==> flow/design.v <==
module pwmblink(
    input  logic clk,
    input  logic rst,
    output logic RGB_R,
    output logic RGB_B,
    output logic RGB_G
);
    parameter CLKMAX = 12000000;  
    logic [31:0] counter;
    logic [8:0] x;  
    logic [7:0] sharktooth;  
    logic [7:0] red;
    logic [7:0] green;
    logic [7:0] blue;
    always_ff @(posedge clk) begin
        if (rst) begin
            counter <= 0;
            x <= 0;
            sharktooth <= 0;
        end else begin
        if (counter >= CLKMAX/360) begin
            counter <= 0;
            if (x >= 359) begin
                x <= 0;
            end
            else begin
                x <= x + 1;
            end
            end
        else begin
            counter <= counter + 1;
        end
        sharktooth <= sharktooth + 1;
        end
    end
    always_comb begin
        if(x < 60) begin
            green = 255*x/60;
            blue = 0;
            red  = 255;
        end else if (x < 120) begin
            green = 255;
            blue = 0;
            red  = 255 - 255*(x-60)/60;
        end else if (x < 180) begin
            green = 255;
            blue = 255*(x-120)/60;
            red  = 0;
        end else if (x < 240) begin
            green = 255 - 255*(x-180)/60;
            blue = 255;
            red  = 0;
        end else if (x < 300) begin
            green = 0;
            blue = 255;
            red  = 255*(x-240)/60;
        end else begin
            green = 0;
            blue = 255 - 255*(x-300)/60;
            red  = 255;
        end
    end
    assign {RGB_R, RGB_G, RGB_B} = {sharktooth < red, sharktooth < green, sharktooth < blue};
endmodule
==> flow/config.mk <==
export PLATFORM = sky130hd
export DESIGN_NAME = pwmblink
export DESIGN_NICKNAME = pwmblink
export VERILOG_FILES = /design/flow/design.v
export SDC_FILE = /design/flow/constraint.sdc
export NUM_CORES = 4
export LEC_CHECK = 0
export ABC_AREA = 1
export CAP_MARGIN = 5
export CELL_PAD_IN_SITES_GLOBAL_PLACEMENT = 2
export CORE_ASPECT_RATIO = 0.5
export CORE_MARGIN = 7
export CORE_UTILIZATION = 40
export CTS_CLUSTER_DIAMETER = 235
export CTS_CLUSTER_SIZE = 98
export PLACE_DENSITY_LB_ADDON = 0.06
export SETUP_SLACK_MARGIN = 5.0
export SLEW_MARGIN = 20
export TNS_END_PERCENT = 20
==> flow/constraint.sdc <==
create_clock -name core_clock -period 40.0 [get_ports {clk}]
set_input_delay 8.0000 -clock core_clock [delete_from_list [all_inputs] [get_ports {clk}]]
set_output_delay 8.0000 -clock core_clock [all_outputs]
set_load 0.01 [all_outputs]
run.sh (not shown) runs the stock make flow with config.mk's settings and CLKGATE_MAP_FILE=.
Next try:
ABC_AREA = unset   (was 1)
CELL_PAD_IN_SITES_GLOBAL_PLACEMENT = unset   (was 2)
CORE_ASPECT_RATIO = unset   (was 0.5)
CORE_MARGIN = 2   (was 7)
CORE_UTILIZATION = 67   (was 40)
CTS_CLUSTER_DIAMETER = 351   (was 235)
CTS_CLUSTER_SIZE = unset   (was 98)
PLACE_DENSITY_LB_ADDON = unset   (was 0.06)
SETUP_SLACK_MARGIN = unset   (was 5.0)
TNS_END_PERCENT = unset   (was 20)
clock period = 15.1 ns   (was 40.0 ns; I/O delays follow)
With this change the flow finished but fails on negative setup slack.
Wire length went up by 27%.
Core utilization went up by 46 points.
Die size went down by 45%.
Sequential share of layout area went down by 0.88 points.
Total power went up to 4.1 times its value.
Global-route usage went up by 25 points.
Area after synthesis is about the same.
Flip-flop count does not change.
Final area went up by 24%.
Worst setup slack got worse by 18000 ps.
Final cell count went down by 3.9%.
Next try:
CAP_MARGIN = 20   (was 5)
CORE_UTILIZATION = 72   (was 67)
CTS_CLUSTER_DIAMETER = unset   (was 351)
clock period = 13.8 ns   (was 15.1 ns; I/O delays follow)
With this change the flow died in 4_1_cts on DPL-0033.
Synthesized area does not change.
Die area is lower by 6.8%.
Synthesized cell count is unchanged.
Next try:
CAP_MARGIN = 5   (was 20)
CORE_UTILIZATION = 68   (was 72)
CTS_CLUSTER_DIAMETER = 43   (was unset)
MAX_ROUTING_LAYER = met4   (was unset)
- With this change the flow did not get past 5_1_grt
- die area rose by 5.7%
- synthesized area is unchanged
- synthesized cell count does not change

---

## run A
Starts from the design.v that is shown in full above.
Settings: LEC_CHECK=0, ABC_AREA=1, CAP_MARGIN=5, CORE_MARGIN=2, CORE_UTILIZATION=40, CTS_CLUSTER_DIAMETER=368, CTS_CLUSTER_SIZE=98, PLACE_DENSITY_LB_ADDON=0.06, SETUP_SLACK_MARGIN=-1.91, SLEW_MARGIN=20, TNS_END_PERCENT=20; clock period 40.0 ns.
The following lists how run B was set up differently from run A:
- removing TNS_END_PERCENT (formerly 20)
- removing PLACE_DENSITY_LB_ADDON (formerly 0.06)
- changing CTS_CLUSTER_DIAMETER from 368 to 341
- removing ABC_AREA (formerly 1)
- removing CTS_CLUSTER_SIZE (formerly 98)
- changing CORE_UTILIZATION from 40 to 70
- removing SETUP_SLACK_MARGIN (formerly -1.91)
- changing the clock period (ns, I/O delays scaled along) from 40.0 to 13.8
[summary]
Run B against run A; number of placed cells counting well taps is down slightly.
Going from run A to run B, post-cts gate resize count grows by 157.
Seen in the log of run B: GRT-0116 during global routing (5_1_grt), after which the run never completed.
The synthesis area per yosys of run A and that of run B are within noise of each other.
Run A and run B ended up with nearly the same area of the mapped netlist.
Die size delta for run B relative to run A: 42% lower
Modified inputs, run C compared to run B
- changing CAP_MARGIN from 5 to 20
- changing CORE_UTILIZATION from 70 to 68
- removing CTS_CLUSTER_DIAMETER (formerly 341)
- changing the clock period (ns, I/O delays scaled along) from 13.8 to 24.2
==> results <==
Run C reached the end of the flow, and the finished layout is clean on the timing, design-rule and antenna checks.
Compared with run B, in run C placer's final routability congestion estimate went down; total die size went up.
Run B → run C: worst setup slack before clock tree synthesis shows an increase of 5.78 ns; post-CTS setup buffer count shows a reduction of 36.
Width of the die: run C > run B
The following lists how run D was set up differently from run C:
- setting CTS_CLUSTER_DIAMETER to 356 for the first time
- changing CAP_MARGIN from 20 to 5
- setting SETUP_SLACK_MARGIN to -0.91 for the first time
- changing the clock period (ns, I/O delays scaled along) from 24.2 to 13.8
Results
Run D did not finish: a tool error stopped it during global routing (5_1_grt). Number of clock sinks: run D vs run C identical. Re cell area after synthesis: no difference whatsoever between run D and run C. Die size: run C vs run D identical. Synthesized cell count: run D vs run C identical. Diff run C..run D | core region area | negligible.
No activity file was given, so power comes from the tool's default toggle rates.
